## 01-19
// SevenSegmentALU
module SevenSegmentALU(
    input clk, 
    input reset,
    input onesBtn, 
    input tensBtn, 
    input hundredsBtn, 
    input sign, 
    input enter, 
    output [6:0] seg,
    output [3:0] anode 
);
    parameter DEBOUNCE_CLKS = 1000;
    wire resetPulse;
    systemResetHandler #(.DEBOUNCE_CLKS(DEBOUNCE_CLKS)) resetHandlerInstance (
        .clk(clk),
        .reset(reset),
        .resetPulse(resetPulse)
    );
    wire onesBtnPulse;
    buttonSyncPulse #(.DEBOUNCE_CLKS(DEBOUNCE_CLKS)) onesBtnGen (
        .clk(clk),
        .resetPulse(resetPulse), 
        .button(onesBtn),
        .buttonPulse(onesBtnPulse)
    );
    wire tensBtnPulse;
    buttonSyncPulse #(.DEBOUNCE_CLKS(DEBOUNCE_CLKS)) tensBtnGen (
        .clk(clk),
        .resetPulse(resetPulse), 
        .button(tensBtn),
        .buttonPulse(tensBtnPulse)
    );
    wire hundredsBtnPulse;
    buttonSyncPulse #(.DEBOUNCE_CLKS(DEBOUNCE_CLKS)) hundredsBtnGen (
        .clk(clk),
        .resetPulse(resetPulse), 
        .button(hundredsBtn),
        .buttonPulse(hundredsBtnPulse)
    );
    wire signPulse;
    buttonSyncPulse #(.DEBOUNCE_CLKS(DEBOUNCE_CLKS)) signBtnGen (
        .clk(clk),
        .resetPulse(resetPulse), 
        .button(sign),
        .buttonPulse(signPulse)
    );
    wire enterPulse;
    buttonSyncPulse #(.DEBOUNCE_CLKS(DEBOUNCE_CLKS)) enterBtnGen (
        .clk(clk),
        .resetPulse(resetPulse), 
  ...
Size: roughly 1,200 cells after synthesis, ~180 flip-flops, about 18 I/O pins, about 9200 um2 of cells after synthesis.
==> flow/config.mk <==
export PLATFORM = sky130hd
export DESIGN_NAME = SevenSegmentALU
export DESIGN_NICKNAME = SevenSegmentALU
export VERILOG_FILES = /design/flow/design.v
export SDC_FILE = /design/flow/constraint.sdc
export NUM_CORES = 4
export LEC_CHECK = 0
export ABC_AREA = 1
export CAP_MARGIN = 20
export CORE_MARGIN = 2
export CORE_UTILIZATION = 72
export CTS_CLUSTER_DIAMETER = 52
export CTS_CLUSTER_SIZE = 90
export PLACE_DENSITY_LB_ADDON = 0.14
export SETUP_SLACK_MARGIN = 1.28
export SLEW_MARGIN = 20
==> flow/constraint.sdc <==
create_clock -name core_clock -period 5.05 [get_ports {clk}]
set_input_delay 1.0100 -clock core_clock [delete_from_list [all_inputs] [get_ports {clk}]]
set_output_delay 1.0100 -clock core_clock [all_outputs]
set_load 0.01 [all_outputs]
run.sh (not shown) runs the stock make flow with config.mk's settings and CLKGATE_MAP_FILE=.
Although 01-19 finished all stages, its layout failed final checks on setup timing.
The inputs of 06-26 differ from those of 01-19 as listed below.
- clearing SETUP_SLACK_MARGIN, which used to be 1.28
- clearing CTS_CLUSTER_SIZE, which used to be 90
- clearing CTS_CLUSTER_DIAMETER, which used to be 52
==> results <==
06-26 did not stop at any stage, and its layout met the timing, design-rule and antenna checks. Against 01-19, register-to-register slack in 06-26 came out better. Initial DRC count, 06-26 and 01-19: larger value in 01-19. Non-clock buffer count of 06-26 falls short of that of 01-19 by more than half. In 06-26 relative to 01-19, wire length had gone down by more than a quarter. 06-26 against 01-19: required time at the endpoint of the critical path now sits at about the same level; post-detailed-route wirelength per cell now sits lower; core utilization now sits lower. From 01-19 to 06-26 the numbers moved as follows: sum of met2 wire segment lengths after detailed routing decreased by 2900 um relative to the old numbers; total power higher; worst setup slack up 1.12 ns; length of routed wiring on met1 moved down.

* * *

Setup of run 1:
Starting RTL as in the previous note.
Settings: LEC_CHECK=0, ABC_AREA=0, CAP_MARGIN=40, CELL_PAD_IN_SITES_DETAIL_PLACEMENT=1, CELL_PAD_IN_SITES_GLOBAL_PLACEMENT=1, CORE_ASPECT_RATIO=0.5, CORE_MARGIN=2, CORE_UTILIZATION=50, CTS_CLUSTER_DIAMETER=373, CTS_CLUSTER_SIZE=92, GPL_TIMING_DRIVEN=0, PLACE_DENSITY_LB_ADDON=0.1, SETUP_SLACK_MARGIN=1.59, SLEW_MARGIN=20, TNS_END_PERCENT=45; clock period 7.31 ns.
Run 1 finished every step from synthesis to the final layout, and the layout passed the timing, design-rule and antenna checks.
#### Input delta (run 2 over run 1)
Settings: a deleted CTS_CLUSTER_DIAMETER that had been 373; a deleted PLACE_DENSITY_LB_ADDON that had been 0.1; a deleted CELL_PAD_IN_SITES_DETAIL_PLACEMENT that had been 1; a deleted GPL_TIMING_DRIVEN that had been 0; a deleted TNS_END_PERCENT that had been 45; a deleted SETUP_SLACK_MARGIN that had been 1.59; a change of CORE_UTILIZATION from 50 to 60; a deleted CORE_ASPECT_RATIO that had been 0.5; a change of ABC_AREA from 0 to 1; a deleted CTS_CLUSTER_SIZE that had been 92; a change of CAP_MARGIN from 40 to 20; a deleted CELL_PAD_IN_SITES_GLOBAL_PLACEMENT that had been 1; a change of the clock period (ns, I/O delays scaled along) from 7.31 to 11.3.
### Flow results
Wire length delta for run 2 relative to run 1: about 23% lower. Comparing run 1 and run 2, the higher arrival time at the worst endpoint is on run 1. Comparing height of the die for run 1 and run 2, the smaller number came from run 1. Across both runs, final-stage net count was higher for run 2 than for run 1. Summary of run 2 over run 1: total of plain and repair buffers excluding clock buffers shrank by 41, worst setup slack grew by 4.15 ns.
Here is what was changed in the inputs of run 3 compared with run 2.
Settings: removing ABC_AREA (formerly 1); changing CORE_UTILIZATION from 60 to 58; changing the clock period (ns, I/O delays scaled along) from 11.3 to 4.7.
--- outcome ---
Diff run 2 -> run 3: worst path setup slack after routing now smaller; area of the synthesized netlist per yosys stat dropped about 1%; overall power after layout now larger.
Run 3: complete, dirty (negative setup slack)
Here is what was changed in the inputs of run 4 compared with run 3.
Settings: CORE_UTILIZATION: 58 -> 40; TNS_END_PERCENT: unset -> 35; CELL_PAD_IN_SITES_GLOBAL_PLACEMENT: unset -> 3; the clock period (ns, I/O delays scaled along): 4.7 -> 10.0.
==> comparison <==
- Run 4 | stages: all done | timing, DRC, antenna: all pass
- Clock group share of total power (higher): run 4
- The higher combined global-route utilization of all metal layers came out of run 3.
- Run 4 vs. run 3: routed wire length rose by about 3%; via count fell by 501.
Power figures rest on the tool's default switching activity, not on a simulated workload.
